==> v5 <==
==> flow/design.v <==
`timescale 1ns/100ps
module conv(
           input Aclk,
           input rst,
           input [7:0] Xin,
           input [7:0] Kin,
           output reg [7:0] Rout,
           output reg result_done
       );
reg [7:0] pattern [9-1:0];
reg [4:0] daddr;
wire pattern_done;
reg [7:0] kernel [4-1:0];
reg [4:0] kaddr;
wire kernel_done;
reg [7:0] result [4-1:0];
reg [4:0] out_cnt;
integer i;
assign pattern_done = (daddr-1>=9) ? 1'd1 : 1'd0;
always@(posedge Aclk)
begin
    if(rst)
    begin
        for(i=0;i<9;i=i+1)
        begin
            pattern[i] <= 7'd0;
        end
        daddr <= 5'd1;   
    end
    else
    begin
        if(pattern_done)
        begin
            pattern[daddr] <= pattern[daddr];
            daddr <= daddr;
        end
        else
        begin
            pattern[daddr-1] <= Xin;
            daddr <= daddr + 5'd1;
        end
    end
end
assign kernel_done = (kaddr-1>=4) ? 1'd1 : 1'd0;
always@(posedge Aclk)
begin
    if(rst)
    begin
        for(i=0;i<4;i=i+1)
        begin
            kernel[i] <= 7'd0;
        end
        kaddr <= 5'd1;
    end
    else
    begin
        if(kernel_done)
        begin
            kernel[kaddr] <= kernel[kaddr];
            kaddr <= kaddr;
        end
        else
        begin
            kernel[kaddr-1] <= Kin;
            kaddr <= kaddr + 5'd1;
        end
    end
end
always@(*)
begin
    if(rst)
    begin
        for(i=0;i<4;i=i+1)
        begin
            result[i] = 7'd0;
        end
    end
    else
    begin
        if(pattern_done & kernel_done)
        begin
            result[0] = pattern[0]*kernel[0] + pattern[1]*kernel[1] + pattern[3]*kernel[2] + pattern[4]*kernel[3];
            result[1] = pattern[1]*kernel[0] + pattern[2]*kernel[1] + pattern[4]*kernel[2] + pattern[5]*kernel[3];
            result[2] = pattern[3]*kernel[0] + pattern[4]*kernel[1] + pattern[6]*kernel[2] + pattern[7]*kernel[3];
            result[3] = pattern[4]*kernel[0] + pattern[5]*kernel[1] + pattern[7]*kernel[2] + pattern[8]*kernel[3];
        end
        else
        begin
            for(i=0;i<4;i=i+1)
            begin
                result[i] = 7'd0;
            end
        end
    end
end
always@(posedge Aclk)
begin
    if(rst)
    begin
        result_done <= 1'd0;
    end
    else
    begin
        if(pattern_done & kernel_done)
        begin
            result_done <= 1'd1;
        end
        else
        begin
            result_done <= result_done;
        end
    end
end
always@(posedge Aclk)
begin
    if(rst)
    begin
        Rout <= 7'd0;
        out_cnt <= 5'd1;
    end
    else
    begin
        if(pattern_done & kernel_done)
        begin
            out_cnt <= out_cnt + 5'd1;
            Rout <= result[out_cnt-1];
        end
        else
        begin
            out_cnt <= 5'd1;
            Rout <= 5'd0;
        end
    end
end
endmodule
==> flow/run.sh <==
#!/bin/bash
# the make line also repeats each setting of config.mk as NAME=value (left out here)
make -C /OpenROAD-flow-scripts/flow DESIGN_CONFIG=/design/flow/config.mk WORK_HOME=/design/flow/orfs CLKGATE_MAP_FILE= finish
==> flow/config.mk <==
export PLATFORM = sky130hd
export DESIGN_NAME = conv
export DESIGN_NICKNAME = conv
export VERILOG_FILES = /design/flow/design.v
export SDC_FILE = /design/flow/constraint.sdc
export NUM_CORES = 4
export LEC_CHECK = 0
export CAP_MARGIN = 20
export CORE_MARGIN = 2
export CORE_UTILIZATION = 72
export CTS_CLUSTER_SIZE = 77
export PLACE_DENSITY_LB_ADDON = 0.0
export SETUP_SLACK_MARGIN = 1.89
export SLEW_MARGIN = 20
export TNS_END_PERCENT = 40
==> flow/constraint.sdc <==
create_clock -name core_clock -period 6.55 [get_ports {Aclk}]
set_input_delay 1.3100 -clock core_clock [delete_from_list [all_inputs] [get_ports {Aclk}]]
set_output_delay 1.3100 -clock core_clock [all_outputs]
set_load 0.01 [all_outputs]
==> inputs of v15, as changes to v5 <==
- CORE_UTILIZATION: 72 -> 64
- CTS_CLUSTER_SIZE: 77 -> unset
- PLACE_DENSITY_LB_ADDON: 0.0 -> unset
- SETUP_SLACK_MARGIN: 1.89 -> 1.85
- TNS_END_PERCENT: 40 -> unset
==> flow/constraint.sdc (replaced) <==
create_clock -name core_clock -period 6.99 [get_ports {Aclk}]
set_input_delay 1.3980 -clock core_clock [delete_from_list [all_inputs] [get_ports {Aclk}]]
set_output_delay 1.3980 -clock core_clock [all_outputs]
set_load 0.01 [all_outputs]
==> inputs of v17, as changes to v5 <==
- ABC_AREA: unset -> 1
- CORE_UTILIZATION: 72 -> 21
- CTS_CLUSTER_SIZE: 77 -> unset
- PLACE_DENSITY_LB_ADDON: 0.0 -> unset
- SETUP_SLACK_MARGIN: 1.89 -> unset
- TNS_END_PERCENT: 40 -> unset
==> flow/constraint.sdc (replaced) <==
create_clock -name core_clock -period 10.0 [get_ports {Aclk}]
set_input_delay 2.0000 -clock core_clock [delete_from_list [all_inputs] [get_ports {Aclk}]]
set_output_delay 2.0000 -clock core_clock [all_outputs]
set_load 0.01 [all_outputs]
==> comparison table <==
Run status: v5 failed layout checks; v15 no timing/DRC/antenna violations; v17 no timing/DRC/antenna violations
Violated checks: v5 setup timing; v15 -; v17 -
Tmin final: v5 6780 ps; v15 6840 ps; v17 7380 ps
Antenna cell count: v5 0; v15 1; v17 0
Site Rows: v5 62; v15 66; v17 121
Proportion of final cell area spent on non-clock buffers: v5 9.15%; v15 6.55%; v17 1.95%
Final setup violation count: v5 3; v15 0; v17 0
Filler cell count: v5 1,722; v15 2,489; v17 11,800
Via-to-Cell Ratio: v5 5.74; v15 5.58; v17 4.12
Well tap count: v5 384; v15 442; v17 1,414
R2r setup slk: v5 -230 ps; v15 150 ps; v17 2620 ps
Clock transition time at the flip-flop clock pins of the worst setup and hold paths: v5 70 ps; v15 70 ps; v17 60 ps
Tally of OpenROAD warnings: v5 36; v15 38; v17 33
Worst Hold Slack: v5 480 ps; v15 478 ps; v17 426 ps
Number of cells on the worst reg-to-reg path: v5 25; v15 23; v17 31
Core utilization before placement: v5 73.6%; v15 65.3%; v17 21.1%
Worst Hold Launch: v5 result_done$_SDFFE_PP0P_; v15 result_done$_SDFFE_PP0P_; v17 kaddr[4]$_SDFFE_PP0P_
Cell with the largest stage delay on the worst path: v5 sky130_fd_sc_hd__fa_1; v15 sky130_fd_sc_hd__edfxtp_1; v17 sky130_fd_sc_hd__edfxtp_1
Count of instantiated cells in the yosys netlist: v5 2,273; v15 2,273; v17 3,138
Layout overhead on the synthesized area: v5 14.5%; v15 12.4%; v17 10.5%
Non-filler cells, final: v5 2,835; v15 2,822; v17 4,533
CP peak stage delay: v5 520 ps; v15 730 ps; v17 1060 ps
Global-route wire length before repair: v5 96,100 um; v15 96,500 um; v17 109,000 um
Mux contribution to synthesized area: v5 0.0470%; v15 0.0470%; v17 0%
Arithmetic-cell share of the synthesized area counting full adders, half adders and majority gates: v5 42.5%; v15 42.5%; v17 39.4%
